==> design.v <==
module sdram_controller (
        input   clk,
        input   rst,
        output  sdram_cle,
        output  sdram_cs,
        output  sdram_cas,
        output  sdram_ras,
        output  sdram_we,
        output  sdram_dqm,
        output  [1:0]  sdram_ba,
        output  [12:0] sdram_a,
        input   [31:0] sdram_dqi,
        output  [31:0] sdram_dqo,
        input   [22:0] user_addr,    
        input   rw,                  
        input   [31:0] data_in,      
        output  [31:0] data_out,     
        output  busy,                
        input   in_valid,            
        output  out_valid            
    );
    localparam tCASL            = 13'd2;        
    localparam tPRE             = 13'd2;        
    localparam tACT             = 13'd2;        
    localparam tREF             = 13'd6;        
    localparam tRef_Counter     = 10'd750;     
    wire [22:0] addr;
    wire [12:0] Mapped_RA;
    wire [1:0]  Mapped_BA;
    wire [7:0]  Mapped_CA;
    reg        req_rw_q;
    reg [22:0] req_addr_q;
    reg [31:0] req_data_q;
    reg        start_q;
    wire        eff_rw   = start_q ? req_rw_q   : rw;
    wire [22:0] eff_addr = start_q ? req_addr_q : user_addr;
    wire [31:0] eff_data = start_q ? req_data_q : data_in;
    assign Mapped_RA = {eff_addr[22:10]};
    assign Mapped_BA = {eff_addr[9:8]};
    assign Mapped_CA = {eff_addr[7:0]};
    assign addr = {Mapped_RA, Mapped_BA, Mapped_CA};
    wire[22:0]next_input_addr;
    wire[22:0]next_addr;
    wire [12:0] next_Mapped_RA;
    wire [1:0]  next_Mapped_BA;
    wire [7:0]  next_Mapped_CA;
    assign next_input_addr = eff_addr + 8;  
    assign next_Mapped_RA = {next_input_addr[22:10]};
    assign next_Mapped_BA = {next_input_addr[9:8]};
    assign next_Mapped_CA = {next_input_addr[7:0]};
    assign next_addr = {next_Mapped_RA,next_Mapped_BA,next_Mapped_CA}; 
    reg [31:0] cache_d[0:1], cache_q[0:1];
    reg [22:0] cache_addr_d[0:1], cache_addr_q[0:1];
    reg [1:0]  cache_cnt_d[0:1], cache_cnt_q[0:1]; 
    reg [1:0]  cache_vld_d, cache_vld_q;
    localparam CMD_UNSELECTED    = 4'b1000;
    localparam CMD_NOP           = 4'b0111;
    localparam CMD_ACTIVE        = 4'b0011;
    localparam CMD_READ          = 4'b0101;
    localparam CMD_WRITE         = 4'b0100;
    localparam CMD_TERMINATE     = 4'b0110;
    localparam CMD_PRECHARGE     = 4'b0010;
    localparam CMD_REFRESH       = 4'b0001;
    localparam CMD_LOAD_MODE_REG = 4'b0000;
    localparam STATE_SIZE = 4;
    localparam INIT = 4'd0,
               WAIT = 4'd1,
               PRECHARGE_INIT = 4'd2,
               REFRESH_INIT_1 = 4'd3,
               REFRESH_INIT_2 = 4'd4,
               LOAD_MODE_REG = 4'd5,
               IDLE = 4'd6,
               REFRESH = 4'd7,
               ACTIVATE = 4'd8,
               READ = 4'd9,
               READ_RES = 4'd10,
               WRITE = 4'd11,
               PRECHARGE = 4'd12;
    reg cle_d, cle_q;
    reg dqm_q, dqm_d;
    reg [3:0] cmd_d, cmd_q;
    reg [1:0] ba_d, ba_q;
    reg [12:0] a_d, a_q;
    reg [31:0] dq_d, dq_q;
    reg [31:0] dqi_d, dqi_q;
    reg dq_en_d, dq_en_q;
    assign sdram_cle = cle_q;
    assign sdram_cs = cmd_q[3];
    assign sdram_ras = cmd_q[2];
    assign sdram_cas = cmd_q[1];
    assign sdram_we = cmd_q[0];
    assign sdram_dqm = dqm_q;
    assign sdram_ba = ba_q;
    assign sdram_a = a_q;
    assign sdram_dqo = dq_en_q ? dq_q : 32'h00000000;
    reg [STATE_SIZE-1:0] state_d, state_q;
    reg [STATE_SIZE-1:0] next_state_d, next_state_q;
    reg [22:0] addr_d, addr_q;
    reg [31:0] data_d, data_q;
    reg out_valid_d, out_valid_q;
    reg [15:0] delay_ctr_d, delay_ctr_q;
    reg [9:0] refresh_ctr_d, refresh_ctr_q;
    reg refresh_flag_d, refresh_flag_q;
    reg ready_d, ready_q;
    reg start_d;
    reg rw_op_d, rw_op_q;
    reg [3:0] row_open_d, row_open_q;
    reg [12:0] row_addr_d[3:0], row_addr_q[3:0];
    reg [2:0] precharge_bank_d, precharge_bank_q;
    integer i;
    assign data_out = data_q;
    assign busy = !ready_q;
    assign out_valid = out_valid_q;
    always @* begin
        dq_d = dq_q;
        dqi_d = sdram_dqi;
        dq_en_d = 1'b0;  
        cle_d = cle_q;
        cmd_d = CMD_NOP;  
        dqm_d = 1'b0;
        ba_d = 2'd0;
        a_d = 13'd0;
        state_d = state_q;
        next_state_d = next_state_q;
        delay_ctr_d = delay_ctr_q;
        addr_d = addr_q;
        data_d = data_q;
        out_valid_d = 1'b0;
        precharge_bank_d = precharge_bank_q;
        rw_op_d = rw_op_q;
        ready_d = ready_q;
        start_d = start_q;
        row_open_d = row_open_q;
        for (i = 0; i < 4; i = i + 1)
            row_addr_d[i] = row_addr_q[i];
        refresh_flag_d = refresh_flag_q;
        refresh_ctr_d = refresh_ctr_q + 1'b1;
        if (refresh_ctr_q > tRef_Counter) begin
            refresh_ctr_d = 10'd0;
            refresh_flag_d = 1'b1;
        end
        cache_d[0] = cache_q[0];
        cache_d[1] = cache_q[1];
        cache_addr_d[0] = cache_addr_q[0];
        cache_addr_d[1] = cache_addr_q[1];
        cache_cnt_d[0] = cache_cnt_q[0];
        cache_cnt_d[1] = cache_cnt_q[1];
        cache_vld_d = cache_vld_q;
        case(cache_cnt_q[0])
            0:begin
                cache_d[0] = sdram_dqi;
                cache_cnt_d[0] = 2'b11;
            end
            1:cache_cnt_d[0] = 2'b00;
            2:cache_cnt_d[0] = 2'b01;
        endcase
        case(cache_cnt_q[1])
            0:begin
                cache_d[1] = sdram_dqi;
                cache_cnt_d[1] = 2'b11;
            end
            1:cache_cnt_d[1] = 2'b00;
            2:cache_cnt_d[1] = 2'b01;
        endcase
        case (state_q)
            INIT: begin
                row_open_d = 4'b0;
                out_valid_d = 1'b0;
                a_d = {3'b000, 1'b0, 2'b00, 3'b010, 1'b0, 3'b010};  
                ba_d = 2'b0;
                cle_d = 1'b1;
                state_d = WAIT;
                delay_ctr_d = 16'd0;
                next_state_d = IDLE;
                refresh_flag_d = 1'b0;
                refresh_ctr_d = 10'b1;
                ready_d = 1'b0;
                dq_en_d = 1'b0;
            end
            WAIT: begin
                delay_ctr_d = delay_ctr_q - 1'b1;
                if (delay_ctr_q == 13'd0) begin
                    state_d = next_state_q;
                end
            end
            IDLE: begin
            	start_d = start_q;
                if (ready_q && in_valid) begin
                        start_d = 1'd1;
                end
                if (refresh_flag_q) begin  
                    ready_d = 1'b0;
                    state_d = PRECHARGE;
                    next_state_d = REFRESH;
                    precharge_bank_d = 3'b100;  
                    refresh_flag_d = 1'b0;  
                end 
                else if ((ready_q && in_valid) || start_q) begin  
                    start_d = 1'd0;
                    ready_d = 1'b0;  
                    rw_op_d = eff_rw;  
                    addr_d = addr;
                    if (eff_rw)  
                        data_d = eff_data;
                    if (row_open_q[addr[9:8]]) begin
                        if (row_addr_q[addr[9:8]] == addr[22:10]) begin  
                            if (eff_rw)
                                state_d = WRITE;
                            else begin
                                if (cache_vld_q[addr[2]] && cache_cnt_q[addr[2]] == 2'b11 && cache_addr_q[addr[2]] == addr[22:0]) begin  
                                    out_valid_d = 1'b1;
                                    data_d = cache_q[addr[2]];
                                    if(row_open_q[next_addr[9:8]] && row_addr_q[next_addr[9:8]] == next_addr[22:10]) begin
                                        cmd_d = CMD_READ;
                                        a_d = {2'b0, 1'b0, next_addr[7:0], 2'b0};
                                        ba_d = next_addr[9:8];
                                        cache_addr_d[next_addr[2]] = next_addr;
                                        cache_cnt_d[next_addr[2]] = 2;
                    cache_vld_d[next_addr[2]] = 1'b1;
                                    end
                                end
                                else begin                  
                                    state_d = READ;
                                end
                            end
                        end 
                        else begin  
                            state_d = PRECHARGE;  
                            precharge_bank_d = {1'b0, addr[9:8]};
                            next_state_d = ACTIVATE;  
                        end
                    end 
                    else begin  
                        state_d = ACTIVATE;  
                    end
                end
                else if (!ready_q) begin
                    ready_d = 1;
                end
            end
            REFRESH: begin
                cmd_d = CMD_REFRESH;
                state_d = WAIT;
                delay_ctr_d = tREF;
                next_state_d = IDLE;
            end
            ACTIVATE: begin
                cmd_d = CMD_ACTIVE;
                a_d = addr_q[22:10];
                ba_d = addr_q[9:8];
                delay_ctr_d = tACT;
                state_d = WAIT;
                if (rw_op_q)
                    next_state_d = WRITE;
                else
                    next_state_d = READ;
                row_open_d[addr_q[9:8]] = 1'b1;  
                row_addr_d[addr_q[9:8]] = addr_q[22:10];
            end
            READ: begin
                cmd_d = CMD_READ;
                a_d = {2'b0, 1'b0, addr_q[7:0], 2'b0};
                ba_d = addr_q[9:8];
                state_d = WAIT;
                delay_ctr_d = tCASL; 
                next_state_d = READ_RES;
            end
            READ_RES: begin
                data_d = dqi_q;  
                out_valid_d = 1'b1;
                state_d = IDLE;
                if (row_open_q[next_addr[9:8]] && row_addr_q[next_addr[9:8]] == next_addr[22:10]) begin
                    cmd_d = CMD_READ;
                    a_d = {2'b0, 1'b0, next_addr[7:0], 2'b0};  
                    ba_d = next_addr[9:8];
                    cache_addr_d[next_addr[2]] = next_addr;
                    cache_cnt_d[next_addr[2]] = 2;
                    cache_vld_d[next_addr[2]] = 1'b1;
            	end
            end
            WRITE: begin
                cmd_d = CMD_WRITE;
                dq_d = data_q;
                dq_en_d = 1'b1;  
                a_d = {2'b0, 1'b0, addr_q[7:0], 2'b00};
                ba_d = addr_q[9:8];
                for (i = 0; i < 2; i = i + 1) begin
                    if (cache_addr_q[i] == addr_q) begin
                        cache_d[i] = data_q;
                        cache_cnt_d[i] = 2'b11;
                    end
                end
                state_d = IDLE;
            end
            PRECHARGE: begin
                cmd_d = CMD_PRECHARGE;
                a_d[10] = precharge_bank_q[2];  
                ba_d = precharge_bank_q[1:0];
                state_d = WAIT;
                delay_ctr_d = tPRE;
                if (precharge_bank_q[2]) begin
                    row_open_d = 4'b0000;  
                end else begin
                    row_open_d[precharge_bank_q[1:0]] = 1'b0;  
                end
            end
            default: state_d = INIT;
        endcase
    end
    always @(posedge clk) begin
        if(rst) begin
            cle_q <= 1'b0;
            dq_en_q <= 1'b0;
            state_q <= INIT;
            ready_q <= 1'b0;
            start_q <= 1'b0;
            cache_q[0] <= 0;
            cache_addr_q[0] <= 0;
            cache_cnt_q[0] <= 2'b11;
            cache_q[1] <= 0;
            cache_addr_q[1] <= 0;
            cache_cnt_q[1] <= 2'b11;
            cache_vld_q <= 2'b00;
        end else begin
            cle_q <= cle_d;
            dq_en_q <= dq_en_d;
            state_q <= state_d;
            ready_q <= ready_d;
            start_q <= start_d;
            cache_q[0] <= cache_d[0];
            cache_addr_q[0] <= cache_addr_d[0];
            cache_cnt_q[0] <= cache_cnt_d[0];
            cache_q[1] <= cache_d[1];
            cache_addr_q[1] <= cache_addr_d[1];
            cache_cnt_q[1] <= cache_cnt_d[1];
            cache_vld_q <= cache_vld_d;
        end
        cmd_q <= cmd_d;
        dqm_q <= dqm_d;
        ba_q <= ba_d;
        a_q <= a_d;
        dq_q <= dq_d;
        dqi_q <= dqi_d;
        next_state_q <= next_state_d;
        refresh_flag_q <= refresh_flag_d;
        refresh_ctr_q <= refresh_ctr_d;
        data_q <= data_d;
        addr_q <= addr_d;
        out_valid_q <= out_valid_d;
        row_open_q <= row_open_d;
        for (i = 0; i < 4; i = i + 1)
            row_addr_q[i] <= row_addr_d[i];
        precharge_bank_q <= precharge_bank_d;
        rw_op_q <= rw_op_d;
        if (state_q == IDLE && ready_q && in_valid) begin
            req_rw_q <= rw;
            req_addr_q <= user_addr;
            req_data_q <= data_in;
        end
        delay_ctr_q <= delay_ctr_d;
    end
endmodule
==> run.sh <==
#!/bin/bash
# the make line also repeats each setting of config.mk as NAME=value (left out here)
make -C /OpenROAD-flow-scripts/flow DESIGN_CONFIG=/design/flow/config.mk WORK_HOME=/design/flow/orfs CLKGATE_MAP_FILE= finish
==> config.mk <==
export PLATFORM = sky130hd
export DESIGN_NAME = sdram_controller
export DESIGN_NICKNAME = sdram_controller
export VERILOG_FILES = /design/flow/design.v
export SDC_FILE = /design/flow/constraint.sdc
export NUM_CORES = 4
export LEC_CHECK = 0
export ABC_AREA = 1
export CAP_MARGIN = 20
export CORE_MARGIN = 2
export CORE_UTILIZATION = 70
export CTS_CLUSTER_DIAMETER = 43
export CTS_CLUSTER_SIZE = 14
export GPL_TIMING_DRIVEN = 1
export HOLD_SLACK_MARGIN = 0.27
export MAX_ROUTING_LAYER = met5
export PLACE_DENSITY_LB_ADDON = 0.27
export SETUP_SLACK_MARGIN = 0.81
export SLEW_MARGIN = 25
==> constraint.sdc <==
create_clock -name core_clock -period 2.95 [get_ports {clk}]
set_input_delay 0.5900 -clock core_clock [delete_from_list [all_inputs] [get_ports {clk}]]
set_output_delay 0.5900 -clock core_clock [all_outputs]
set_load 0.01 [all_outputs]
==> reports/results.env, run 1 <==
STATUS='stopped before the end'
OUTCOME.STOP_STAGE='5_1_grt'
FIRST_ERROR_MESSAGE='[ERROR GRT-0232] Routing congestion too high. Check the congestion heatmap in the GUI.'
GLOBALROUTETOTALUTIL_PCT=103
FP.DIEAREA_UM2=30300
ADDER_SHARE_PCT=0.494
SYN-INSTANCE-COUNT=2527
PLACEMENT.IO_BUFFERS=175
TRITONCTS.NUM_BUFFERS=44
REMAINING_OVERFLOW_GRT=2328
CLOCK-SINKS=408
COMPOUND_AREA_SHARE_PCT=12.2
YS_FF=408
SYNTH.CELL_AREA_UM2=20300
SYNTHFLOPTYPE='edfxtp_1'
SYN_AREA_PER_CELL_UM2=8.03
SYNTH_CHIP_AREA_UM2=20300
SYNTH-EDFF-COUNT=223
YOSYS.STAT.SEQSHARE_PCT=51.3
BOUNDARYPINS=178
NUMPLACEDINSTANCES=3166
YOSYSWARNINGCOUNT=9
SYNTHXORXNORAREAFRAC_PCT=2.16
SYNTHDISTINCTLIBCELLS=55
ROW_COUNT=62
CORE_AREA_UM2=28600
DP_HPWL_UM=48200
SYNTHTOPLOGICFAMILY='simple AND/OR/NAND/NOR gates'
YS_ASYNC_SR_FRACTION_PCT=0
HTREE_LEVELS=2
YOSYSCELLCOUNT=2527
YOSYS.AREA_SHARE.SIMPLE_PCT=26.4
TOP_CELL='nand2_1'
YOSYS-TOP-CELLS-AREA='edfxtp_1 33%, dfxtp_1 18%, nand2_1 13%'
DIE.SIZE.X_UM=174
GLOBALPLACE.CONGESTION=1.06
CTSHOLDBUFFERS=0
DIE_HEIGHT_UM=174
SYNTHMUXAREASHARE_PCT=0
SYNTHDOMINANTCELLAREASHARE_PCT=33.0
LARGEST_AREA_CONTRIBUTOR_IN_THE_NETLIST='edfxtp_1'
FP_UTIL_PCT=70.8
POST_SYNTH_MOST_FREQUENT_CELLS='726 x nand2_1, 336 x nor2_1, 224 x inv_1, 223 x edfxtp_1, 185 x dfxtp_1'
CTS_BUFFER_DEPTH=3
CTSROOTBUFFERMASTER='clkbuf_16'
[routing by layer]
layer,track usage [%],GRT overflow
met1,93.8,49
met2,126,1656
met3,83.5,43
met4,115,573
met5,64.4,7
[stage by stage]
| stage | utilization (%) | TNS (ns) | power (W) | area [um^2] | worst slack, ns |
|---|---|---|---|---|---|
| detailed placement | 83.3 | -77.69 | 0.00864 | 23800 | -0.952 |
| floorplan | - | 0 | 0.00776 | 20700 | 0.0948 |
| CTS | 91.3 | -18.59 | 0.0144 | 26100 | -0.283 |
| global placement | 83.3 | -68.22 | 0.00851 | 23800 | -0.885 |
[timing repair]
action,CTS
gates resized,183
pin swaps,30
buffers inserted,25
cloned,6
setup endpoints to repair,356
==> run 2: changes to the inputs <==
ABC_AREA = unset   (was 1)
CORE_UTILIZATION = 68   (was 70)
CTS_CLUSTER_DIAMETER = unset   (was 43)
CTS_CLUSTER_SIZE = 38   (was 14)
GPL_TIMING_DRIVEN = unset   (was 1)
HOLD_SLACK_MARGIN = unset   (was 0.27)
MAX_ROUTING_LAYER = unset   (was met5)
PLACE_DENSITY_LB_ADDON = unset   (was 0.27)
SETUP_SLACK_MARGIN = 0.67   (was 0.81)
SLEW_MARGIN = 20   (was 25)
clock period = 2.32 ns   (was 2.95 ns; I/O delays follow)
==> run 2 against run 1 <==
  * The layout now fails its checks (setup timing)
  * Area after synthesis shrank 4.0%
  * Synthesized cell count shrank 30%
  * Die area shrank 1.1%
==> reports/results.env, run 2 <==
SYNTHTOPLOGICFAMILY='multiplexers'  # was simple AND/OR/NAND/NOR gates
DP_HPWL_UM=39500  # was 48,200 um
PWR.GROUP.SEQUENTIAL_W=0.00834
STATUS='failed layout checks'  # was stopped before the end
COMBPWRFRAC_PCT=18.6
CTSROOTBUFFERMASTER='clkbuf_16'  # unchanged
WL_MET2_UM=37800
COMPOUND_AREA_SHARE_PCT=8.07  # was 12.2%
POWERCOMB_W=0.00352
POWER_FRAC_CLOCK_PCT=37.5
LOG.WARNING_COUNT=35
CLKLATENCYLATEPIN_NS=0.57
HOLD_END='req_addr_q[4]'
TIMING.FINAL.HOLD_VIOLATIONS=0
GRT_SETUP_UNREPAIRED='true'
CRITICAL_PATH_REQUIRED_NS=2.80
SYNTHDISTINCTLIBCELLS=75  # was 55
ROW_COUNT=61  # was 62
YS_ASYNC_SR_FRACTION_PCT=0  # unchanged
GRT_FIRST_PASS_WIRELENGTH_UM=97800
MAXPOWERGROUP='registers'
LARGEST_AREA_CONTRIBUTOR_IN_THE_NETLIST='edfxtp_1'  # unchanged
ROUTE.FINAL.WIRE_LENGTH_UM=90100
FP_UTIL_PCT=69.5  # was 70.8%
FIRST_GLOBAL_VIAS=17400
MAX-CAP-VIOLATIONS=0
GRT_MAX_DEGREE=77
PATH_CELLS='buf_4, buf_12, buf_12, mux2i_4, buf_12, buf_4, mux2i_2, xnor2_1, nor4_2, nand4_1, buf_6, buf_4, nor4_4, a21o_1, and4_4, clkbuf_16, mux2i_1'
NUM-NETS-FINAL=2297
CLOCK-SINKS=408  # unchanged
REMAINING_OVERFLOW_GRT=0
SYNTHFLOPTYPE='edfxtp_1'  # unchanged
ADDER_SHARE_PCT=0.514  # was 0.494%
TOTAL_SWITCHING_POWER_W=0.00568
YOSYS.AREA_SHARE.SIMPLE_PCT=13.0  # was 26.4%
SYN2LAYOUT_AREA_GROWTH_PCT=35.9
SYNTHMUXAREASHARE_PCT=16.0  # was 0%
SYN_AREA_PER_CELL_UM2=11.0  # was 8.03 um^2
FAILED_CHECKS='setup timing'
SYNTHDOMINANTCELLAREASHARE_PCT=34.4  # was 33.0%
TOP_CELL='edfxtp_1'  # was nand2_1
ROUTED_VIAS=20100
PERIOD_NEEDED_NS=4.80
CP-START-KIND='flop'
CRITICAL_PATH.ENDPOINT='cache_addr_q[1][16]'
HIGHEST-SIGNAL-LAYER='met5'
HP-START='user_addr[4]'
WORST_SETUP_PATH_END_KIND='flop'
ARRIVAL_NS=5.27
CP_NUM_CELLS=17
YOSYSCELLCOUNT=1778  # was 2,527
HTREE_LEVELS=2  # unchanged
SYNTH.CELL_AREA_UM2=19500  # was 20,300 um^2
CLKSLEWWORSTSETUPHOLDPATHS_NS=0.07
R2R-START='start_q'
TIMING.REG2REG.WORST_PATH_DEPTH=17
SYNTHXORXNORAREAFRAC_PCT=5.75  # was 2.16%
FMAX_MHz=208
ROUTE.MET3.WL_UM=15100
FINAL.PERIOD_UTILIZATION_PCT=207
TIMING.FINAL.WS_SETUP_NS=-2.48
YOSYS.STAT.SEQSHARE_PCT=53.4  # was 51.3%
VIASPERCELL=7.67
CORE_AREA_UM2=28000  # was 28,600 um^2
SYN-INSTANCE-COUNT=1778  # was 2,527
CRITICAL_PATH.REG2REG.ENDPOINT='cache_addr_q[1][16]'
CTS_BUFFER_DEPTH=3  # unchanged
HOLDWS_NS=0.283
CP_MAX_FO=8
FINALSETUPVIOLATIONS=234
NUMBER_OF_ANTENNA_VIOLATIONS_AT_THE_FIRST_CHECK_IN_GLOBAL_ROUTING=6
CRIT_PATH_MAX_INCR_DELAY_NS=0.85
HOLD_PATH_CLASS='input pin to flop'
DIE_HEIGHT_UM=173  # was 174 um
WORST_CASE_REGISTER_TO_REGISTER_SETUP_SLACK_NS=-2.48
DRT_ITER0_MARKERS=4426
TRITONCTS.NUM_BUFFERS=42  # was 44
ROUTE.DETAILED.WL_PER_INST_UM=34.5
WORSTSETUPSTARTPOINT='start_q'
INTERNAL_CELL_POWER_W=0.0133
MAX-SLEW-MARGIN-REL_PCT=29.2
IR_WORST_VDD_V=0.000747
WORST_SLEW_PIN_SLEW_NS=1.06
FP.DIEAREA_UM2=30000  # was 30,300 um^2
CLOCK_POWER_W=0.00712
TOTAL_ROUTED_WIRE_LENGTH_ON_THE_MET1_LAYER_UM=26600
YOSYSWARNINGCOUNT=9  # unchanged
REPORT.FINAL.SLEW_VIOL_COUNT=0
ANTENNA_LEFT=0
YS_FF=408  # unchanged
MIN_PATH_CELLS=2
DRTPASS1ITERATIONS=12
SYNTH-EDFF-COUNT=223  # unchanged
CTS_TREE='yes'
P_SEQ_SHARE_PCT=43.9
BOUNDARYPINS=178  # unchanged
POST_SYNTH_MOST_FREQUENT_CELLS='223 x edfxtp_1, 208 x mux2i_1, 207 x nor2_1, 185 x dfxtp_1, 148 x a21oi_1'  # was 726 x nand2_1, 336 x nor2_1, 224 x inv_1, 223 x edfxtp_1, 185 x dfxtp_1
YOSYS-TOP-CELLS-AREA='edfxtp_1 34%, dfxtp_1 19%, mux2i_1 11%'  # was edfxtp_1 33%, dfxtp_1 18%, nand2_1 13%
POWER_DENSITY_nW_PER_UM2=718
TIMING.CRITICAL_PATH.BUF_INV=8
GLOBALPLACE.CONGESTION=0.919  # was 1.06
CRIT_TYPE='flop to flop'
SWSHARE_PCT=29.9
SYNTH_CHIP_AREA_UM2=19500  # was 20,300 um^2
LEAKAGEPOWER_nW=10.0
TIMING.CRITICAL_PATH.MAX_DELAY_FAMILY='simple AND/OR/NAND/NOR gates'
FINISH.UTILIZATION_PCT=94.5
PLACEMENT.IO_BUFFERS=175  # unchanged
DRCVIOLATIONCOUNT=0
GLOBALROUTETOTALUTIL_PCT=41.9
CLOCK-SKEW-FINAL_NS=0.0244
DIE.SIZE.X_UM=173  # was 174 um
MAX_STAGE_DELAY_CELL_WORST_PATH='nor4_2'
==> run 2: metrics by stage <==
step / setup TNS, ns / power, W / setup slack [ns] / std cells / cell area (um^2)
finish: -259.26 / 0.0190 / -2.48 / 2614 / 26500
global route: -244.43 / 0.0191 / -2.31 / 2611 / 26500
CTS: -140.74 / 0.0180 / -1.43 / 2568 / 25300
detailed placement: -199.39 / 0.0112 / -2.06 / 2480 / 23600
global placement: -187.69 / 0.0110 / -1.92 / 2480 / 23600
floorplan: -151.35 / 0.0100 / -1.92 / 1779 / 19900
==> run 2: what timing repair did <==
action | CTS | global route
cloned | 2 | 11
gates resized | 94 | 160
hold buffers | 0 | 0
buffers inserted | 9 | 30
pin swaps | 21 | 40
endpoints found under the setup margin | 433 | 511
==> run 2: final cells by class <==
cell class,instances,area (um^2)
diodes,5,12.5
clock buffers,60,1150
clock inverters,17,219
fillers,729,1550
inverters,48,184
multi-input cells,1226,9320
flip-flops and latches,408,10400
well taps,378,473
repair buffers,472,4700
==> run 2: metal layers <==
| metal | GRT usage [%] | up-vias |
|---|---|---|
| met2 | 69.4 | 2664 |
| met1 | 52.4 | 9085 |
| met3 | 10.2 | 1081 |
| met4 | 19.1 | 10 |
| met5 | 0 | - |
| li1 | - | 7216 |
==> run 3: changes to the inputs <==
ABC_AREA = 1   (was unset)
CORE_UTILIZATION = 71   (was 68)
CTS_CLUSTER_SIZE = 14   (was 38)
GPL_TIMING_DRIVEN = 1   (was unset)
HOLD_SLACK_MARGIN = 0.27   (was unset)
MAX_ROUTING_LAYER = met5   (was unset)
PLACE_DENSITY_LB_ADDON = 0.27   (was unset)
SETUP_SLACK_MARGIN = 0.86   (was 0.67)
SLEW_MARGIN = 25   (was 20)
clock period = 3.12 ns   (was 2.32 ns; I/O delays follow)
==> run 3 against run 2 <==
  * The flow now stops in 5_1_grt
  * Die area shrank 0.25%
  * Area after synthesis grew 4.1%
  * Synthesized cell count grew 42%
==> reports/results.env, run 3 <==
STATUS='stopped before the end'  # was failed layout checks
OUTCOME.STOP_STAGE='5_1_grt'
FIRST_ERROR_MESSAGE='[ERROR GRT-0232] Routing congestion too high. Check the congestion heatmap in the GUI.'
YOSYSWARNINGCOUNT=9  # unchanged
SYNTH_CHIP_AREA_UM2=20300  # was 19,500 um^2
ROW_COUNT=61  # unchanged
SYNTHTOPLOGICFAMILY='simple AND/OR/NAND/NOR gates'  # was multiplexers
COMPOUND_AREA_SHARE_PCT=12.2  # was 8.07%
YOSYS-TOP-CELLS-AREA='edfxtp_1 33%, dfxtp_1 18%, nand2_1 13%'  # was edfxtp_1 34%, dfxtp_1 19%, mux2i_1 11%
LARGEST_AREA_CONTRIBUTOR_IN_THE_NETLIST='edfxtp_1'  # unchanged
FP_UTIL_PCT=72.6  # was 69.5%
DP_HPWL_UM=47300  # was 39,500 um
HTREE_LEVELS=2  # unchanged
YS_FF=408  # unchanged
YOSYS.AREA_SHARE.SIMPLE_PCT=26.4  # was 13.0%
PLACEMENT.IO_BUFFERS=175  # unchanged
YOSYSCELLCOUNT=2527  # was 1,778
CTSROOTBUFFERMASTER='clkbuf_16'  # unchanged
TOP_CELL='nand2_1'  # was edfxtp_1
DIE.SIZE.X_UM=173  # about the same
FP.DIEAREA_UM2=29900  # was 30,000 um^2
SYNTHDOMINANTCELLAREASHARE_PCT=33.0  # was 34.4%
SYNTHDISTINCTLIBCELLS=55  # was 75
SYNTH-EDFF-COUNT=223  # unchanged
NUMPLACEDINSTANCES=3152  # was 2,480
GLOBALPLACE.CONGESTION=1.09  # was 0.919
SYN-INSTANCE-COUNT=2527  # was 1,778
CORE_AREA_UM2=27900  # was 28,000 um^2
DIE_HEIGHT_UM=173  # about the same
ADDER_SHARE_PCT=0.494  # was 0.514%
BOUNDARYPINS=178  # unchanged
YS_ASYNC_SR_FRACTION_PCT=0  # unchanged
SYNTH.CELL_AREA_UM2=20300  # was 19,500 um^2
SYNTHFLOPTYPE='edfxtp_1'  # unchanged
POST_SYNTH_MOST_FREQUENT_CELLS='726 x nand2_1, 336 x nor2_1, 224 x inv_1, 223 x edfxtp_1, 185 x dfxtp_1'  # was 223 x edfxtp_1, 208 x mux2i_1, 207 x nor2_1, 185 x dfxtp_1, 148 x a21oi_1
REMAINING_OVERFLOW_GRT=28
SYN_AREA_PER_CELL_UM2=8.03  # was 11.0 um^2
PLACEMENT.CELL_AREA_UM2=23700  # was 23,600 um^2
SYNTHXORXNORAREAFRAC_PCT=2.16  # was 5.75%
TRITONCTS.NUM_BUFFERS=42  # unchanged
YOSYS.STAT.SEQSHARE_PCT=51.3  # was 53.4%
CLOCK-SINKS=408  # unchanged
SYNTHMUXAREASHARE_PCT=0  # was 16.0%
CTS_BUFFER_DEPTH=3  # unchanged
GLOBALROUTETOTALUTIL_PCT=77.6
[run 3: stage by stage]
step,hold slack [ns],setup slack [ns],power (W)
2_1_floorplan,0.439,0.252,0.00731
3_3_place_gp,0.451,-0.635,0.00799
3_5_place_dp,0.463,-0.755,0.00812
4_1_cts,0.457,-0.0535,0.0132
[run 3: layer usage]
metal  overflow  global-route usage, %
met3          2                   65.8
met4         16                   74.4
met1          0                   78.2
met5          0                   28.8
met2         10                   92.3
[run 3: what timing repair did]
| item | in CTS |
|---|---|
| hold buffers | 0 |
| endpoints found under the setup margin | 323 |
| gates resized | 210 |
| setup buffers | 21 |
| pin swaps | 44 |
| cloned | 7 |
==> run 4: changes to the inputs <==
ABC_AREA = 0   (was 1)
CELL_PAD_IN_SITES_GLOBAL_PLACEMENT = 3   (was unset)
CORE_MARGIN = 6   (was 2)
CORE_UTILIZATION = 54   (was 71)
CTS_CLUSTER_SIZE = unset   (was 14)
GPL_ROUTABILITY_DRIVEN = 0   (was unset)
GPL_TIMING_DRIVEN = unset   (was 1)
HOLD_SLACK_MARGIN = 0.24   (was 0.27)
MAX_ROUTING_LAYER = met4   (was met5)
MIN_ROUTING_LAYER = met2   (was unset)
PLACE_DENSITY_LB_ADDON = unset   (was 0.27)
SETUP_SLACK_MARGIN = 1.19   (was 0.86)
SLEW_MARGIN = 20   (was 25)
clock period = 4.47 ns   (was 3.12 ns; I/O delays follow)
==> run 4 against run 3 <==
  * The flow stops in 3_1_place_gp_skip_io
  * Area after synthesis fell by 4.0%
  * Synthesized cell count fell by 30%
  * Die area rose by 36%
==> reports/results.env, run 4 <==
SYNTH_CHIP_AREA_UM2=19500  # was 20,300 um^2
OUTCOME.STOP_STAGE='3_1_place_gp_skip_io'  # was 5_1_grt
YS_ASYNC_SR_FRACTION_PCT=0  # unchanged
SYN-INSTANCE-COUNT=1778  # was 2,527
SYNTHTOPLOGICFAMILY='multiplexers'  # was simple AND/OR/NAND/NOR gates
SYNTHFLOPTYPE='edfxtp_1'  # unchanged
SYNTHDISTINCTLIBCELLS=75  # was 55
YS_FF=408  # unchanged
ROW_COUNT=69  # was 61
SYNTHDOMINANTCELLAREASHARE_PCT=34.4  # was 33.0%
POST_SYNTH_MOST_FREQUENT_CELLS='223 x edfxtp_1, 208 x mux2i_1, 207 x nor2_1, 185 x dfxtp_1, 148 x a21oi_1'  # was 726 x nand2_1, 336 x nor2_1, 224 x inv_1, 223 x edfxtp_1, 185 x dfxtp_1
YOSYS.AREA_SHARE.SIMPLE_PCT=13.0  # was 26.4%
YOSYSWARNINGCOUNT=9  # unchanged
YOSYS-TOP-CELLS-AREA='edfxtp_1 34%, dfxtp_1 19%, mux2i_1 11%'  # was edfxtp_1 33%, dfxtp_1 18%, nand2_1 13%
FP_UTIL_PCT=54.9  # was 72.6%
FIRST_ERROR_MESSAGE='[ERROR GPL-0301] Utilization 104.339 % exceeds 100%.'  # was [ERROR GRT-0232] Routing congestion too high. Check the congestion heatmap in the GUI.
SYNTH-EDFF-COUNT=223  # unchanged
YOSYSCELLCOUNT=1778  # was 2,527
CORE_AREA_UM2=35500  # was 27,900 um^2
LARGEST_AREA_CONTRIBUTOR_IN_THE_NETLIST='edfxtp_1'  # unchanged
SYNTHMUXAREASHARE_PCT=16.0  # was 0%
DIE_HEIGHT_UM=202  # was 173 um
DIE.SIZE.X_UM=202  # was 173 um
FP.DIEAREA_UM2=40800  # was 29,900 um^2
SYNTHXORXNORAREAFRAC_PCT=5.75  # was 2.16%
SYN_AREA_PER_CELL_UM2=11.0  # was 8.03 um^2
COMPOUND_AREA_SHARE_PCT=8.07  # was 12.2%
ADDER_SHARE_PCT=0.514  # was 0.494%
TOP_CELL='edfxtp_1'  # was nand2_1
YOSYS.STAT.SEQSHARE_PCT=53.4  # was 51.3%
STATUS='stopped before the end'  # unchanged
SYNTH.CELL_AREA_UM2=19500  # was 20,300 um^2
==> run 5: changes to the inputs <==
ABC_AREA = unset   (was 0)
CELL_PAD_IN_SITES_GLOBAL_PLACEMENT = unset   (was 3)
CORE_MARGIN = 2   (was 6)
CORE_UTILIZATION = 63   (was 54)
GPL_ROUTABILITY_DRIVEN = unset   (was 0)
HOLD_SLACK_MARGIN = unset   (was 0.24)
MAX_ROUTING_LAYER = unset   (was met4)
MIN_ROUTING_LAYER = unset   (was met2)
SETUP_SLACK_MARGIN = unset   (was 1.19)
clock period = 4.17 ns   (was 4.47 ns; I/O delays follow)
==> run 5 against run 4 <==
  * Now clean on timing, DRC and antenna
  * Area after synthesis unchanged
  * Die area down 21%
  * Synthesized cell count is the same
==> reports/results.env, run 5 <==
PLACEMENT.CELL_AREA_UM2=22500
SYNTH_CHIP_AREA_UM2=19500  # unchanged
CLKSLEWWORSTSETUPHOLDPATHS_NS=0.06
SYN_AREA_PER_CELL_UM2=11.0  # unchanged
TRITONCTS.NUM_BUFFERS=43
CLOCK-SINKS=408
YOSYS.STAT.SEQSHARE_PCT=53.4  # unchanged
REPORT.FINAL.SLEW_VIOL_COUNT=0
MULTI_INPUT_COMB_AREA_UM2=8590
CRITPATHMOSTFREQUENTCELL='buf_4'
ROUTED_VIAS=15000
WORST_SETUP_PATH_END_KIND='flop'
GRT_MAX_DEGREE=77
CTSROOTBUFFERMASTER='clkbuf_16'
BOUNDARYPINS=178
VIASPERCELL=6.06
ARRIVAL_NS=4.50
IR_WORST_VDD_V=0.000400
GLOBALROUTETOTALUTIL_PCT=32.6
CLKLATENCYLATEPIN_NS=0.55
PERIOD_NEEDED_NS=4.03
COMPOUND_AREA_SHARE_PCT=8.07  # unchanged
SYNTHDISTINCTLIBCELLS=75  # unchanged
DIE.SIZE.X_UM=180  # was 202 um
ROUTE.DETAILED.WL_PER_INST_UM=21.6
TNS_NS=0
SYNTHFLOPTYPE='edfxtp_1'  # unchanged
CRIT_TYPE='flop to flop'
FINAL.PERIOD_UTILIZATION_PCT=96.7
CRITICAL_PATH_REQUIRED_NS=4.64
TIMING.CRITICAL_PATH.BUF_INV=4
CTSHOLDBUFFERS=0
NUMBER_OF_ANTENNA_VIOLATIONS_AT_THE_FIRST_CHECK_IN_GLOBAL_ROUTING=1
HOLD_PATH_CLASS='flop to flop'
CLOCK_POWER_W=0.00367
AREA.SEQUENTIAL_UM2=10400
MIN_PATH_CELLS=2
MAX-SLEW-MARGIN-REL_PCT=23.3
LARGEST_AREA_CONTRIBUTOR_IN_THE_NETLIST='edfxtp_1'  # unchanged
SYNTH-EDFF-COUNT=223  # unchanged
SWSHARE_PCT=26.0
MAX-CAP-VIOLATIONS=0
PATH_CELLS='buf_4, buf_4, mux2i_4, buf_4, mux2i_1, xnor2_1, nor4_1, nand4_1, nor4_1, a21o_1, and4_4, clkbuf_16, mux2i_1'
FP_UTIL_PCT=63.8  # was 54.9%
FINAL_CELL_AREA_UM2=24000
DRCVIOLATIONCOUNT=0
DP_HPWL_UM=36500
HOLD_END='cache_vld_q[0]'
TIMING.FINAL.WS_SETUP_NS=0.139
GLOBALPLACE.CONGESTION=0.938
HTREE_LEVELS=2
SYNTHMUXAREASHARE_PCT=16.0  # unchanged
WORST_SLEW_PIN_SLEW_NS=1.14
FMAX_MHz=248
LOG.WARNING_COUNT=32
CP_MAX_FO=14
INTERNAL_CELL_POWER_W=0.00715
YS_FF=408  # unchanged
YOSYSCELLCOUNT=1778  # unchanged
SYN2LAYOUT_AREA_GROWTH_PCT=23.2
ANTENNA_LEFT=0
FIRST_GLOBAL_VIAS=15000
MAX_STAGE_DELAY_CELL_WORST_PATH='nor4_1'
GRT_SETUP_UNREPAIRED='false'
LEAKAGEPOWER_nW=8.86
YOSYSWARNINGCOUNT=9  # unchanged
DIE_HEIGHT_UM=180  # was 202 um
ADDER_SHARE_PCT=0.514  # unchanged
SYNTH.CELL_AREA_UM2=19500  # unchanged
GRT_FIRST_PASS_WIRELENGTH_UM=83400
MAXPOWERGROUP='registers'
P_SEQ_SHARE_PCT=47.2
POWERCOMB_W=0.00144
CTS_TREE='yes'
WORST_CASE_REGISTER_TO_REGISTER_SETUP_SLACK_NS=0.14
ROUTE.FINAL.WIRE_LENGTH_UM=53300
CTS_BUFFER_DEPTH=3
FINALSETUPVIOLATIONS=0
CLOCK-SKEW-FINAL_NS=0.0136
SYNTHXORXNORAREAFRAC_PCT=5.75  # unchanged
TOTAL_SWITCHING_POWER_W=0.00252
POST_SYNTH_MOST_FREQUENT_CELLS='223 x edfxtp_1, 208 x mux2i_1, 207 x nor2_1, 185 x dfxtp_1, 148 x a21oi_1'  # unchanged
DRTPASS1ITERATIONS=5
R2R-START='start_q'
TOP_CELL='edfxtp_1'  # unchanged
REMAINING_OVERFLOW_GRT=0
HP-START='cache_vld_q[0]'
POWER_FRAC_CLOCK_PCT=38.0
FINAL-INSTANCE-COUNT-EXCL-FILL=2471
CRIT_PATH_MAX_INCR_DELAY_NS=0.41
TIMING.REG2REG.WORST_PATH_DEPTH=13
CRITICAL_PATH.REG2REG.ENDPOINT='cache_addr_q[1][22]'
TIMING.FINAL.HOLD_VIOLATIONS=0
CP-START-KIND='flop'
CP_NUM_CELLS=13
PWR.GROUP.SEQUENTIAL_W=0.00456
HOLDWS_NS=0.475
NUMPLACEDINSTANCES=2382
YOSYS-TOP-CELLS-AREA='edfxtp_1 34%, dfxtp_1 19%, mux2i_1 11%'  # unchanged
SYN-INSTANCE-COUNT=1778  # unchanged
ROUTE.ANTENNA.DIODE_COUNT=0
CRITICAL_PATH.ENDPOINT='cache_addr_q[1][22]'
WORSTSETUPSTARTPOINT='start_q'
SYNTHTOPLOGICFAMILY='multiplexers'  # unchanged
ROW_COUNT=64  # was 69
YOSYS.AREA_SHARE.SIMPLE_PCT=13.0  # unchanged
YS_ASYNC_SR_FRACTION_PCT=0  # unchanged
DRT_ITER0_MARKERS=1191
CORE_AREA_UM2=30500  # was 35,500 um^2
PLACEMENT.IO_BUFFERS=175
TIMING.CRITICAL_PATH.MAX_DELAY_FAMILY='simple AND/OR/NAND/NOR gates'
POWER_DENSITY_nW_PER_UM2=403
NUM-NETS-FINAL=2140
FILLER_CELL_COUNT=1978
STATUS='complete, no violations'  # was stopped before the end
PLACE_WORST_SETUP_SLACK_NS=-0.692
FP.DIEAREA_UM2=32300  # was 40,800 um^2
SYNTHDOMINANTCELLAREASHARE_PCT=34.4  # unchanged
COMBPWRFRAC_PCT=14.9
-- run 5: metrics by stage --
stage               total power [W]  util (%)
detailed placement          0.00604      73.7
CTS                         0.00968      78.2
finish                      0.00967      78.6
global placement            0.00600      73.6
global route                 0.0100      78.6
floorplan                   0.00548         -
-- run 5: layer usage --
layer | vias to the layer above | share of wire, % | GRT usage (%)
li1 | 6880 | - | -
met3 | 128 | 7.8 | 5.27
met4 | 2 | 3.1 | 10.4
met1 | 7316 | 42 | 44.2
met5 | - | 0.024 | 0
met2 | 641 | 47 | 54.1
-- run 5: area by class of cell --
| type | count | area share (%) |
|---|---|---|
| tap | 396 | 2.07 |
| timing repair buffer | 314 | 12.4 |
| inverter | 48 | 0.751 |
| multi-input combinational | 1226 | 35.8 |
| clock buffer | 71 | 5.35 |
| sequential | 408 | 43.4 |
| clock inverter | 8 | 0.261 |
-- run 5: repair_timing --
item,4_1_cts,5_1_grt
pin swaps,2,7
resized,7,8
setup endpoints to repair,58,101
gates cloned,0,1
setup buffers,3,6
==> run 6: changes to the inputs <==
ABC_AREA = 1   (was unset)
CORE_UTILIZATION = 72   (was 63)
CTS_CLUSTER_DIAMETER = 343   (was unset)
CTS_CLUSTER_SIZE = 49   (was unset)
GPL_TIMING_DRIVEN = 1   (was unset)
MAX_ROUTING_LAYER = met5   (was unset)
PLACE_DENSITY_LB_ADDON = 0.0   (was unset)
SETUP_SLACK_MARGIN = 0.58   (was unset)
SLEW_MARGIN = 25   (was 20)
TNS_END_PERCENT = 90   (was unset)
clock period = 2.04 ns   (was 4.17 ns; I/O delays follow)
==> run 6 against run 5 <==
  * Synthesized cell count up 42%
  * The run now fails in 5_1_grt
  * Die area down 8.7%
  * Area after synthesis up 4.1%
==> reports/results.env, run 6 <==
ROW_COUNT=61  # was 64
YOSYSWARNINGCOUNT=9  # unchanged
TRITONCTS.NUM_BUFFERS=12  # was 43
CTSHOLDBUFFERS=0  # unchanged
GLOBALROUTETOTALUTIL_PCT=63.3
DIE.SIZE.X_UM=172  # was 180 um
LARGEST_AREA_CONTRIBUTOR_IN_THE_NETLIST='edfxtp_1'  # unchanged
SYNTH-EDFF-COUNT=223  # unchanged
CORE_AREA_UM2=27800  # was 30,500 um^2
YS_ASYNC_SR_FRACTION_PCT=0  # unchanged
DP_HPWL_UM=49600  # was 36,500 um
SYNTHXORXNORAREAFRAC_PCT=2.16  # was 5.75%
SYNTHMUXAREASHARE_PCT=0  # was 16.0%
SYNTHDISTINCTLIBCELLS=55  # was 75
YOSYS-TOP-CELLS-AREA='edfxtp_1 33%, dfxtp_1 18%, nand2_1 13%'  # was edfxtp_1 34%, dfxtp_1 19%, mux2i_1 11%
DIE_HEIGHT_UM=172  # was 180 um
POST_SYNTH_MOST_FREQUENT_CELLS='726 x nand2_1, 336 x nor2_1, 224 x inv_1, 223 x edfxtp_1, 185 x dfxtp_1'  # was 223 x edfxtp_1, 208 x mux2i_1, 207 x nor2_1, 185 x dfxtp_1, 148 x a21oi_1
FIRST_ERROR_MESSAGE='[ERROR GRT-0116] Global routing finished with congestion. Check the congestion regions in the DRC Viewer.'
HTREE_LEVELS=1  # was 2
YOSYS.AREA_SHARE.SIMPLE_PCT=26.4  # was 13.0%
CTSROOTBUFFERMASTER='clkbuf_16'  # unchanged
CTS_BUFFER_DEPTH=3  # unchanged
FP.DIEAREA_UM2=29500  # was 32,300 um^2
SYNTH.CELL_AREA_UM2=20300  # was 19,500 um^2
SYNTHDOMINANTCELLAREASHARE_PCT=33.0  # was 34.4%
PLACEMENT.IO_BUFFERS=175  # unchanged
YOSYS.STAT.SEQSHARE_PCT=51.3  # was 53.4%
STATUS='stopped before the end'  # was complete, no violations
SYN_AREA_PER_CELL_UM2=8.03  # was 11.0 um^2
YS_FF=408  # unchanged
OUTCOME.STOP_STAGE='5_1_grt'
SYNTHTOPLOGICFAMILY='simple AND/OR/NAND/NOR gates'  # was multiplexers
SYNTHFLOPTYPE='edfxtp_1'  # unchanged
GLOBALPLACE.CONGESTION=1.15  # was 0.938
ADDER_SHARE_PCT=0.494  # was 0.514%
YOSYSCELLCOUNT=2527  # was 1,778
SYN-INSTANCE-COUNT=2527  # was 1,778
FP_UTIL_PCT=73.0  # was 63.8%
COMPOUND_AREA_SHARE_PCT=12.2  # was 8.07%
NUMPLACEDINSTANCES=3289  # was 2,382
CLOCK-SINKS=408  # unchanged
TOP_CELL='nand2_1'  # was edfxtp_1
SYNTH_CHIP_AREA_UM2=20300  # was 19,500 um^2
BOUNDARYPINS=178  # unchanged
REMAINING_OVERFLOW_GRT=7
[run 6: repair_timing]
item | in CTS
buffers inserted | 21
setup endpoints to repair | 525
gates resized | 100
pin swaps | 20
gates cloned | 3
[run 6: metrics by stage]
| stage | hold slack, ns | TNS (ns) | setup WS, ns | area [um^2] |
|---|---|---|---|---|
| 4_1_cts | 0.338 | -128.50 | -1.23 | 26000 |
| 3_3_place_gp | 0.451 | -173.87 | -1.62 | 25000 |
| 3_5_place_dp | 0.463 | -195.32 | -1.78 | 25000 |
| 2_1_floorplan | 0.436 | -63.49 | -0.797 | 20800 |
[run 6: per-layer routing]
metal	global-route usage (%)	GRT overflow
met1	66.5	0
met2	86.1	4
met3	39.2	0
met4	57.3	3
met5	9.04	0
==> run 7: changes to the inputs <==
CAP_MARGIN = 5   (was 20)
CTS_CLUSTER_DIAMETER = unset   (was 343)
SETUP_SLACK_MARGIN = 0.2   (was 0.58)
TNS_END_PERCENT = 5   (was 90)
clock period = 1.73 ns   (was 2.04 ns; I/O delays follow)
==> run 7 against run 6 <==
  * The flow stops in 4_1_cts
  * Synthesized cell count did not move
  * Area after synthesis did not move
  * Die area did not move
==> reports/results.env, run 7 <==
STATUS='stopped before the end'  # unchanged
FP.DIEAREA_UM2=29500  # unchanged
POST_SYNTH_MOST_FREQUENT_CELLS='726 x nand2_1, 336 x nor2_1, 224 x inv_1, 223 x edfxtp_1, 185 x dfxtp_1'  # unchanged
DIE_HEIGHT_UM=172  # unchanged
ROW_COUNT=61  # unchanged
SYNTH_CHIP_AREA_UM2=20300  # unchanged
DP_HPWL_UM=52300  # was 49,600 um
SYNTHDOMINANTCELLAREASHARE_PCT=33.0  # unchanged
ADDER_SHARE_PCT=0.494  # unchanged
COMPOUND_AREA_SHARE_PCT=12.2  # unchanged
YOSYS-TOP-CELLS-AREA='edfxtp_1 33%, dfxtp_1 18%, nand2_1 13%'  # unchanged
PLACEMENT.IO_BUFFERS=175  # unchanged
NUMPLACEDINSTANCES=3378  # was 3,289
TOP_CELL='nand2_1'  # unchanged
SYNTHFLOPTYPE='edfxtp_1'  # unchanged
SYNTHMUXAREASHARE_PCT=0  # unchanged
SYNTHDISTINCTLIBCELLS=55  # unchanged
FP_UTIL_PCT=73.0  # unchanged
CORE_AREA_UM2=27800  # unchanged
SYNTH-EDFF-COUNT=223  # unchanged
YS_FF=408  # unchanged
YOSYS.STAT.SEQSHARE_PCT=51.3  # unchanged
LARGEST_AREA_CONTRIBUTOR_IN_THE_NETLIST='edfxtp_1'  # unchanged
SYNTHXORXNORAREAFRAC_PCT=2.16  # unchanged
FIRST_ERROR_MESSAGE='[ERROR DPL-0038] Utilization greater than 100%, impossible to legalize'  # was [ERROR GRT-0116] Global routing finished with congestion. Check the congestion regions in the DRC Viewer.
YOSYS.AREA_SHARE.SIMPLE_PCT=26.4  # unchanged
SYN_AREA_PER_CELL_UM2=8.03  # unchanged
DIE.SIZE.X_UM=172  # unchanged
GLOBALPLACE.CONGESTION=1.21  # was 1.15
YS_ASYNC_SR_FRACTION_PCT=0  # unchanged
SYN-INSTANCE-COUNT=2527  # unchanged
YOSYSCELLCOUNT=2527  # unchanged
OUTCOME.STOP_STAGE='4_1_cts'  # was 5_1_grt
SYNTHTOPLOGICFAMILY='simple AND/OR/NAND/NOR gates'  # unchanged
YOSYSWARNINGCOUNT=9  # unchanged
SYNTH.CELL_AREA_UM2=20300  # unchanged
BOUNDARYPINS=178  # unchanged
run 7: metrics by stage:
step	worst slack (ns)	instance area (um^2)
3_5_place_dp	-2.07	25400
3_3_place_gp	-1.81	25400
2_1_floorplan	-1.16	20300
==> run 8: changes to the inputs <==
CAP_MARGIN = 20   (was 5)
CORE_UTILIZATION = 70   (was 72)
CTS_CLUSTER_DIAMETER = 381   (was unset)
CTS_CLUSTER_SIZE = 14   (was 49)
HOLD_SLACK_MARGIN = 0.27   (was unset)
PLACE_DENSITY_LB_ADDON = 0.27   (was 0.0)
SETUP_SLACK_MARGIN = -0.17   (was 0.2)
TNS_END_PERCENT = unset   (was 5)
clock period = 3.03 ns   (was 1.73 ns; I/O delays follow)
==> run 8 against run 7 <==
  * The layout now fails its checks (setup timing)
  * Area after synthesis stayed put
  * Synthesized cell count unchanged
  * Die area increased by 2.8%
==> reports/results.env, run 8 <==
FIRST_GLOBAL_VIAS=20300
ROUTE.DETAILED.WL_PER_INST_UM=25.0
ARRIVAL_NS=4.09
FP_UTIL_PCT=70.8  # was 73.0%
YS_ASYNC_SR_FRACTION_PCT=0  # unchanged
SYNTHDOMINANTCELLAREASHARE_PCT=33.0  # unchanged
MAX_STAGE_DELAY_CELL_WORST_PATH='dfxtp_4'
CORE_AREA_UM2=28600  # was 27,800 um^2
HP-START='user_addr[4]'
ROW_COUNT=62  # was 61
SYN_AREA_PER_CELL_UM2=8.03  # unchanged
LEAKAGEPOWER_nW=10.9
PWR.GROUP.SEQUENTIAL_W=0.00637
POST_SYNTH_MOST_FREQUENT_CELLS='726 x nand2_1, 336 x nor2_1, 224 x inv_1, 223 x edfxtp_1, 185 x dfxtp_1'  # unchanged
CTSHOLDBUFFERS=0
POWER_W=0.0129
TIMING.CRITICAL_PATH.BUF_INV=6
YOSYS.STAT.SEQSHARE_PCT=51.3  # unchanged
STATUS='failed layout checks'  # was stopped before the end
POWERCOMB_W=0.00219
CTS_TREE='yes'
HTREE_LEVELS=2
TIMING.FINAL.WS_SETUP_NS=-0.593
SYNTH_CHIP_AREA_UM2=20300  # unchanged
MAX-SLEW-MARGIN-REL_PCT=37.2
CLKSLEWWORSTSETUPHOLDPATHS_NS=0.07
SYNTHDISTINCTLIBCELLS=55  # unchanged
PERIOD_NEEDED_NS=3.62
POWER_FRAC_CLOCK_PCT=33.8
DP_HPWL_UM=48000  # was 52,300 um
R2R-START='start_q'
GRT_FIRST_PASS_WIRELENGTH_UM=109000
SYNTHMUXAREASHARE_PCT=0  # unchanged
GLOBALROUTETOTALUTIL_PCT=46.1
CP_MAX_FO=15
HOLD_END='req_addr_q[4]'
SWSHARE_PCT=29.2
GRT_MAX_DEGREE=69
FILLER_CELL_COUNT=1167
MULTI_INPUT_COMB_AREA_UM2=9140
FINALSETUPVIOLATIONS=106
INTERNAL_CELL_POWER_W=0.00916
FMAX_MHz=276
FINAL.PERIOD_UTILIZATION_PCT=120
SYNTHTOPLOGICFAMILY='simple AND/OR/NAND/NOR gates'  # unchanged
MAX-CAP-VIOLATIONS=0
PATH_CELLS='clkinv_8, nand2_2, nand2_2, buf_12, buf_4, o211ai_1, nand2_1, nor2_2, nand3_1, nor2_2, nand2_2, nor2_4, inv_2, nor2_4, nand3_2, nand2_4, buf_12, nand4_4, buf_6, nand2_1, nand2_1, nor2_2'
ROUTED_VIAS=22200
CP_NUM_CELLS=22
TOP_CELL='nand2_1'  # unchanged
HOLD_PATH_CLASS='input pin to flop'
DRCVIOLATIONCOUNT=0
YOSYSWARNINGCOUNT=9  # unchanged
TIMING.FINAL.HOLD_VIOLATIONS=0
REMAINING_OVERFLOW_GRT=0
WORST_SETUP_PATH_END_KIND='flop'
YOSYS-TOP-CELLS-AREA='edfxtp_1 33%, dfxtp_1 18%, nand2_1 13%'  # unchanged
TIMING.CRITICAL_PATH.MAX_DELAY_FAMILY='simple AND/OR/NAND/NOR gates'
AREA.SEQUENTIAL_UM2=10400
CRITICAL_PATH.REG2REG.ENDPOINT='cache_addr_q[1][6]'
VIASPERCELL=6.76
CTSROOTBUFFERMASTER='clkbuf_16'
CRIT_PATH_MAX_INCR_DELAY_NS=0.51
BOUNDARYPINS=178  # unchanged
DIE.SIZE.X_UM=174  # was 172 um
CP-START-KIND='flop'
GRT_SETUP_UNREPAIRED='true'
TRITONCTS.NUM_BUFFERS=35
CLOCK-SKEW-FINAL_NS=0.0300
WORST_SLEW_PIN_SLEW_NS=0.938
POWER_DENSITY_nW_PER_UM2=498
REPORT.FINAL.SLEW_VIOL_COUNT=0
NUMBER_OF_ANTENNA_VIOLATIONS_AT_THE_FIRST_CHECK_IN_GLOBAL_ROUTING=3
DRT_ITER0_MARKERS=4319
CRITICAL_PATH.ENDPOINT='cache_addr_q[1][6]'
LOG.WARNING_COUNT=31
WORST_CASE_REGISTER_TO_REGISTER_SETUP_SLACK_NS=-0.59
TOTAL_SWITCHING_POWER_W=0.00377
DIE_HEIGHT_UM=174  # was 172 um
YOSYS.AREA_SHARE.SIMPLE_PCT=26.4  # unchanged
LARGEST_AREA_CONTRIBUTOR_IN_THE_NETLIST='edfxtp_1'  # unchanged
NUM-NETS-FINAL=2966
CRIT_TYPE='flop to flop'
IR_WORST_VDD_V=0.000492
CTS_BUFFER_DEPTH=3
SYNTHFLOPTYPE='edfxtp_1'  # unchanged
ANTENNA_LEFT=0
COMPOUND_AREA_SHARE_PCT=12.2  # unchanged
SYN-INSTANCE-COUNT=2527  # unchanged
YOSYSCELLCOUNT=2527  # unchanged
P_SEQ_SHARE_PCT=49.3
MIN_PATH_CELLS=1
TNS_NS=-37.39
FP.DIEAREA_UM2=30300  # was 29,500 um^2
SYNTH.CELL_AREA_UM2=20300  # unchanged
CRITICAL_PATH_REQUIRED_NS=3.50
ROUTE.FINAL.WIRE_LENGTH_UM=81900
CLOCK_POWER_W=0.00437
SYNTH-EDFF-COUNT=223  # unchanged
CLOCK-SINKS=408
SYN2LAYOUT_AREA_GROWTH_PCT=28.1
COMBPWRFRAC_PCT=17.0
ADDER_SHARE_PCT=0.494  # unchanged
PLACEMENT.IO_BUFFERS=175  # unchanged
TIMING.REG2REG.WORST_PATH_DEPTH=22
MAXPOWERGROUP='registers'
DRTPASS1ITERATIONS=10
SYNTHXORXNORAREAFRAC_PCT=2.16  # unchanged
WORSTSETUPSTARTPOINT='start_q'
FAILED_CHECKS='setup timing'
YS_FF=408  # unchanged
CLKLATENCYLATEPIN_NS=0.55
GLOBALPLACE.CONGESTION=1.11  # was 1.21
==> run 8: layout make-up <==
type	count	area share [%]
Tap cell	384	1.85
Sequential cell	408	40.0
Multi-Input combinational cell	1765	35.2
Clock buffer	60	3.73
Inverter	240	3.63
Antenna cell	1	0.00963
Timing Repair Buffer	417	15.4
Clock inverter	3	0.188
==> run 8: per-layer routing <==
| metal | vias up | global-route usage, % | wire length [um] |
|---|---|---|---|
| li1 | 9023 | - | - |
| met3 | 753 | 10.5 | 13600 |
| met1 | 9925 | 58.7 | 26100 |
| met5 | - | 0 | 22 |
| met4 | 4 | 25.4 | 7180 |
| met2 | 2464 | 73.4 | 35000 |
==> run 8: what timing repair did <==
action / CTS / global route
setup buffers: 9 / 31
endpoints found under the setup margin: 98 / 98
gates cloned: 3 / 8
gates resized: 64 / 200
pin swaps: 22 / 64
==> run 8: per-stage QoR <==
step / utilization (%) / std cells / area, um^2 / hold WS, ns / setup slack, ns
after global placement: 82.5 / 3169 / 23600 / 0.455 / -0.873
after CTS: 87.2 / 3242 / 24900 / 0.432 / -0.212
final: 90.8 / 3278 / 26000 / 0.333 / -0.593
after floorplan: - / 2528 / 20300 / 0.437 / -0.0159
after detailed placement: 82.5 / 3169 / 23600 / 0.451 / -1.03
after global routing: 90.8 / 3277 / 26000 / 0.333 / -0.641
==> run 9: changes to the inputs <==
ABC_AREA = unset   (was 1)
CAP_MARGIN = 10   (was 20)
CELL_PAD_IN_SITES_DETAIL_PLACEMENT = 2   (was unset)
CORE_MARGIN = 4   (was 2)
CORE_UTILIZATION = 40   (was 70)
CTS_CLUSTER_DIAMETER = unset   (was 381)
CTS_CLUSTER_SIZE = 20   (was 14)
GPL_TIMING_DRIVEN = unset   (was 1)
HOLD_SLACK_MARGIN = 0.14   (was 0.27)
MAX_ROUTING_LAYER = unset   (was met5)
PLACE_DENSITY_LB_ADDON = unset   (was 0.27)
SETUP_SLACK_MARGIN = unset   (was -0.17)
SLEW_MARGIN = 20   (was 25)
clock period = 4.2 ns   (was 3.03 ns; I/O delays follow)
==> run 9 against run 8 <==
  * The layout still fails its checks (setup timing)
  * Clock power down 3%
  * Routed wire length up 35%
  * Worst setup slack better by 0.25 ns
  * Clock-buffer cell count up 4
  * Critical path type is now input pin to flop
  * Critical endpoint is now cache_addr_q[0][8]
  * Largest power group unchanged
==> reports/results.env, run 9 <==
YOSYS.STAT.SEQSHARE_PCT=53.4  # was 51.3%
PLACEMENT.IO_BUFFERS=175  # unchanged
TIMING.CRITICAL_PATH.BUF_INV=4  # was 6
SYNTH_CHIP_AREA_UM2=19500  # was 20,300 um^2
TRITONCTS.NUM_BUFFERS=45  # was 35
STATUS='failed layout checks'  # unchanged
WORST_CASE_REGISTER_TO_REGISTER_SETUP_SLACK_NS=-0.26  # was -0.59 ns
SYNTHTOPLOGICFAMILY='multiplexers'  # was simple AND/OR/NAND/NOR gates
MAX-SLEW-MARGIN-REL_PCT=22.5  # was 37.2%
SYNTHFLOPTYPE='edfxtp_1'  # unchanged
GLOBALPLACE.CONGESTION=0.916  # was 1.11
DIE_HEIGHT_UM=229  # was 174 um
POWER_FRAC_CLOCK_PCT=39.8  # was 33.8%
IR_WORST_VDD_V=0.000525  # was 0.000492 V
ROW_COUNT=80  # was 62
PWR.GROUP.SEQUENTIAL_W=0.00459  # was 0.00637 W
TIMING.CRITICAL_PATH.MAX_DELAY_FAMILY='buffers and inverters'  # was simple AND/OR/NAND/NOR gates
FP_UTIL_PCT=40.6  # was 70.8%
HOLD_END='cache_vld_q[1]'  # was req_addr_q[4]
CLKSLEWWORSTSETUPHOLDPATHS_NS=0.07  # about the same
CTS_BUFFER_DEPTH=3  # unchanged
CRITICAL_PATH_REQUIRED_NS=4.71  # was 3.50 ns
REPORT.FINAL.SLEW_VIOL_COUNT=0  # unchanged
LOG.WARNING_COUNT=31  # unchanged
WORSTSETUPSTARTPOINT='user_addr[5]'  # was start_q
GLOBALROUTETOTALUTIL_PCT=38.3  # was 46.1%
TIMING.FINAL.HOLD_VIOLATIONS=0  # unchanged
VIASPERCELL=6.87  # was 6.76
YS_FF=408  # unchanged
R2R-START='req_addr_q[3]'  # was start_q
COMBPWRFRAC_PCT=17.2  # was 17.0%
ANTENNA_LEFT=0  # unchanged
CORE_AREA_UM2=47900  # was 28,600 um^2
SYNTH.CELL_AREA_UM2=19500  # was 20,300 um^2
HP-START='cache_vld_q[1]'  # was user_addr[4]
NUM-NETS-FINAL=2141  # was 2,966
DRTPASS1ITERATIONS=6  # was 10
SYNTHXORXNORAREAFRAC_PCT=5.75  # was 2.16%
CRIT_TYPE='input pin to flop'  # was flop to flop
YOSYSCELLCOUNT=1778  # was 2,527
WORST_SLEW_PIN_SLEW_NS=1.16  # was 0.938 ns
SYNTHMUXAREASHARE_PCT=16.0  # was 0%
POST_SYNTH_MOST_FREQUENT_CELLS='223 x edfxtp_1, 208 x mux2i_1, 207 x nor2_1, 185 x dfxtp_1, 148 x a21oi_1'  # was 726 x nand2_1, 336 x nor2_1, 224 x inv_1, 223 x edfxtp_1, 185 x dfxtp_1
YOSYS-TOP-CELLS-AREA='edfxtp_1 34%, dfxtp_1 19%, mux2i_1 11%'  # was edfxtp_1 33%, dfxtp_1 18%, nand2_1 13%
DRT_ITER0_MARKERS=2513  # was 4,319
ROUTE.FINAL.WIRE_LENGTH_UM=110000  # was 81,900 um
CRITICAL_PATH.REG2REG.ENDPOINT='cache_addr_q[0][8]'  # was cache_addr_q[1][6]
ADDER_SHARE_PCT=0.514  # was 0.494%
SYN_AREA_PER_CELL_UM2=11.0  # was 8.03 um^2
CLOCK_POWER_W=0.00424  # was 0.00437 W
SWSHARE_PCT=31.8  # was 29.2%
FINALSETUPVIOLATIONS=63  # was 106
FIRST_GLOBAL_VIAS=19600  # was 20,300
POWER_DENSITY_nW_PER_UM2=434  # was 498 nW/um^2
CLOCK-SINKS=408  # unchanged
CP_MAX_FO=23  # was 15
BOUNDARYPINS=178  # unchanged
FILLER_CELL_COUNT=4529  # was 1,167
YS_ASYNC_SR_FRACTION_PCT=0  # unchanged
MAX-CAP-VIOLATIONS=0  # unchanged
CP-START-KIND='input pin'  # was flop
POWERCOMB_W=0.00184  # was 0.00219 W
CLKLATENCYLATEPIN_NS=0.65  # was 0.55 ns
CLOCK-SKEW-FINAL_NS=0.0423  # was 0.0300 ns
P_SEQ_SHARE_PCT=43.0  # was 49.3%
DRCVIOLATIONCOUNT=0  # unchanged
PATH_CELLS='clkdlybuf4s50_1, nand4b_1, a222oi_1, buf_4, a31oi_1, a31oi_2, xnor2_4, or4b_4, nor3_4, buf_4, nand4_4, buf_12, mux2i_1'  # was clkinv_8, nand2_2, nand2_2, buf_12, buf_4, o211ai_1, nand2_1, nor2_2, nand3_1, nor2_2, nand2_2, nor2_4, inv_2, nor2_4, nand3_2, nand2_4, buf_12, nand4_4, buf_6, nand2_1, nand2_1, nor2_2
CRITPATHMOSTFREQUENTCELL='buf_4'
SYNTH-EDFF-COUNT=223  # unchanged
HTREE_LEVELS=2  # unchanged
GRT_SETUP_UNREPAIRED='true'  # unchanged
CP_NUM_CELLS=13  # was 22
SYNTHDOMINANTCELLAREASHARE_PCT=34.4  # was 33.0%
YOSYSWARNINGCOUNT=9  # unchanged
CTSROOTBUFFERMASTER='clkbuf_16'  # unchanged
WORST_SETUP_PATH_END_KIND='flop'  # unchanged
FINAL-INSTANCE-COUNT-EXCL-FILL=2700  # was 3,278
DIE.SIZE.X_UM=229  # was 174 um
PERIOD_NEEDED_NS=4.54
SYN-INSTANCE-COUNT=1778  # was 2,527
COMPOUND_AREA_SHARE_PCT=8.07  # was 12.2%
DP_HPWL_UM=55600  # was 48,000 um
FAILED_CHECKS='setup timing'  # unchanged
TIMING.FINAL.WS_SETUP_NS=-0.340  # was -0.593 ns
MAX_STAGE_DELAY_CELL_WORST_PATH='clkdlybuf4s50_1'  # was dfxtp_4
TOTAL_SWITCHING_POWER_W=0.00340  # was 0.00377 W
LARGEST_AREA_CONTRIBUTOR_IN_THE_NETLIST='edfxtp_1'  # unchanged
ROUTED_VIAS=18500  # was 22,200
HOLDWS_NS=0.546  # was 0.333 ns
MIN_PATH_CELLS=1  # unchanged
FP.DIEAREA_UM2=52300  # was 30,300 um^2
ARRIVAL_NS=5.05  # was 4.09 ns
MAXPOWERGROUP='registers'  # unchanged
NUMPLACEDINSTANCES=2595  # was 3,169
CRITICAL_PATH.ENDPOINT='cache_addr_q[0][8]'  # was cache_addr_q[1][6]
SYNTHDISTINCTLIBCELLS=75  # was 55
GRT_FIRST_PASS_WIRELENGTH_UM=148000  # was 109,000 um
GRT_MAX_DEGREE=77  # was 69
TOP_CELL='edfxtp_1'  # was nand2_1
YOSYS.AREA_SHARE.SIMPLE_PCT=13.0  # was 26.4%
REMAINING_OVERFLOW_GRT=0  # unchanged
CTS_TREE='yes'  # unchanged
TIMING.REG2REG.WORST_PATH_DEPTH=16  # was 22
SYN2LAYOUT_AREA_GROWTH_PCT=26.3  # was 28.1%
HOLD_PATH_CLASS='flop to flop'  # was input pin to flop
LEAKAGEPOWER_nW=8.95  # was 10.9 nW
NUMBER_OF_ANTENNA_VIOLATIONS_AT_THE_FIRST_CHECK_IN_GLOBAL_ROUTING=10  # was 3
CTSHOLDBUFFERS=0  # unchanged
ROUTE.DETAILED.WL_PER_INST_UM=40.8  # was 25.0 um
CRIT_PATH_MAX_INCR_DELAY_NS=0.64  # was 0.51 ns
FMAX_MHz=220
INTERNAL_CELL_POWER_W=0.00727  # was 0.00916 W
FINAL.PERIOD_UTILIZATION_PCT=108  # was 120%
==> run 9: through the flow <==
step / utilization [%] / setup slack (ns) / cell area [um^2] / setup TNS [ns] / power, W
floorplan: - / -0.0454 / 19500 / -0.907 / 0.00544
global placement: 47.3 / -0.484 / 22700 / -31.39 / 0.00599
CTS: 50.9 / 0.00507 / 24400 / 0 / 0.0103
finish: 51.3 / -0.340 / 24600 / -12.94 / 0.0107
global route: 51.3 / -0.332 / 24600 / -12.46 / 0.0108
detailed placement: 47.3 / -0.907 / 22700 / -57.17 / 0.00616
==> run 9: repair_timing <==
item,CTS,global route
pin swaps,6,9
buffers inserted,9,4
endpoints found under the setup margin,67,94
gates resized,21,40
cloned,3,0
==> run 9: layout make-up <==
cell class                 instances  area [um^2]  area share [%]
antenna                            6         15.0          0.0610
inverter                          48          180           0.733
timing repair buffer             313         2990            12.1
clock inverter                    20          175           0.712
sequential                       408        10400            42.3
multi-input combinational       1226         8800            35.8
tap                              615          769            3.13
clock buffer                      64         1260            5.13
==> run 9: per-layer routing <==
layer | global-route usage [%] | vias up | part of all wire, %
met2 | 64.5 | 1680 | 46
li1 | - | 6892 | -
met1 | 43.6 | 9245 | 34
met3 | 8.99 | 723 | 9.7
met5 | 0 | - | 0.032
met4 | 25.1 | 6 | 9.9
Power and IR drop assume default switching activity.
